// axi_stream_insert_header
module axi_stream_insert_header #(
    parameter DATA_WD = 32,
    parameter DATA_BYTE_WD = DATA_WD / 8,
    parameter BYTE_CNT_WD = $clog2(DATA_BYTE_WD)
) (
    input clk,
    input rst_n,
    input valid_in,
    input [DATA_WD-1 : 0] data_in,
    input [DATA_BYTE_WD-1 : 0] keep_in,
    input last_in,
    output ready_in,
    output valid_out,
    output [DATA_WD-1 : 0] data_out,
    output [DATA_BYTE_WD-1 : 0] keep_out,
    output last_out,
    input ready_out,
    input valid_insert,
    input [DATA_WD-1 : 0] header_insert,
    input [DATA_BYTE_WD-1 : 0] keep_insert,
    input [BYTE_CNT_WD : 0] byte_insert_cnt,
    output ready_insert
);
Size in the first run: about 200 flip-flops, about 120 I/O pins.
make LEC_CHECK=0 CAP_MARGIN=20 CELL_PAD_IN_SITES_DETAIL_PLACEMENT=1 CORE_MARGIN=7 CORE_UTILIZATION=24 CTS_CLUSTER_SIZE=98 GPL_ROUTABILITY_DRIVEN=0 HOLD_SLACK_MARGIN=0.28 PLACE_DENSITY_LB_ADDON=0.02 SETUP_SLACK_MARGIN=1.72 SLEW_MARGIN=20 finish   # period 6.2 ns
run.sh (not shown) runs the stock make flow with config.mk's settings and CLKGATE_MAP_FILE=.
Next try:
- CELL_PAD_IN_SITES_DETAIL_PLACEMENT: 1 -> 0
- CORE_MARGIN: 7 -> 2
- CORE_UTILIZATION: 24 -> 66
- CTS_CLUSTER_SIZE: 98 -> 75
- cell area drops by 4.3%
- worst setup slack is worse by 0.12 ns
- via count climbs by 6.3%
- die area drops by 66%
- sequential share of layout area climbs by 1.6 points
- global-route usage climbs by 21 points
- non-clock buffer count drops by 20
- area after synthesis does not change
- clock-buffer cell count stays the same
- hold slack is better by 0.0057 ns
- wire length drops by 28%
Next try:
- CAP_MARGIN: 20 -> 5
- CORE_MARGIN: 2 -> 7
- CORE_UTILIZATION: 66 -> 16
- CTS_CLUSTER_SIZE: 75 -> 98
- MAX_ROUTING_LAYER: unset -> met4
- MIN_ROUTING_LAYER: unset -> met1
- SLEW_MARGIN: 20 -> 25
Effect: The new run completed with no timing, DRC or antenna violations. First-iteration DRC count went down by about 50%. Clock power goes up by about 8%. Sequential share of layout area drops by 2.7 points. Area after synthesis stays the same. Worst setup slack gets better by 0.12 ns. Routed wire length climbs by about 55%.
Next try:
- CAP_MARGIN: 5 -> 20
- CORE_UTILIZATION: 16 -> 40
- CTS_CLUSTER_DIAMETER: unset -> 333
- MAX_ROUTING_LAYER: met4 -> unset
- MIN_ROUTING_LAYER: met1 -> unset
- SETUP_SLACK_MARGIN: 1.72 -> unset
- SLEW_MARGIN: 25 -> 20
The changed run went through all stages and came out clean.
First-iteration DRC count grows by a quarter to a third.
Worst setup slack loses 0.69 ns.
Sequential power shrinks slightly.
Utilization grows by 28 points.
Via count shrinks slightly.
Next try:
- CAP_MARGIN: 20 -> 5
- CELL_PAD_IN_SITES_DETAIL_PLACEMENT: 0 -> 2
- CORE_ASPECT_RATIO: unset -> 1.65
- CORE_MARGIN: 7 -> 4
- CTS_CLUSTER_DIAMETER: 333 -> 320
- GPL_TIMING_DRIVEN: unset -> 0
- HOLD_SLACK_MARGIN: 0.28 -> -0.03
- MAX_ROUTING_LAYER: unset -> met5
- MIN_ROUTING_LAYER: unset -> met2
- PLACE_DENSITY_LB_ADDON: 0.02 -> unset
- SETUP_SLACK_MARGIN: unset -> 0.58
- SLEW_MARGIN: 20 -> 25
With this change the flow aborted during global routing (5_1_grt) on GRT-0232.
Die area drops by 6.2%.
Synthesized area is unchanged.
Synthesized cell count stays the same.
Next try:
- CAP_MARGIN: 5 -> 0
- CELL_PAD_IN_SITES_DETAIL_PLACEMENT: 2 -> 0
- CORE_ASPECT_RATIO: 1.65 -> 0.5
- CORE_MARGIN: 4 -> 7
- CORE_UTILIZATION: 40 -> 61
- CTS_CLUSTER_DIAMETER: 320 -> 333
- GPL_TIMING_DRIVEN: 0 -> unset
- HOLD_SLACK_MARGIN: -0.03 -> 0.28
- MAX_ROUTING_LAYER: met5 -> unset
- MIN_ROUTING_LAYER: met2 -> unset
- PLACE_DENSITY: unset -> 0.42
- SETUP_SLACK_MARGIN: 0.58 -> -0.61
- SLEW_MARGIN: 25 -> 20
The new run went through all stages and came out clean. Area after synthesis does not change. Die area went down by 27%. Synthesized cell count is unchanged.
No activity file was given, so power comes from the tool's default toggle rates.
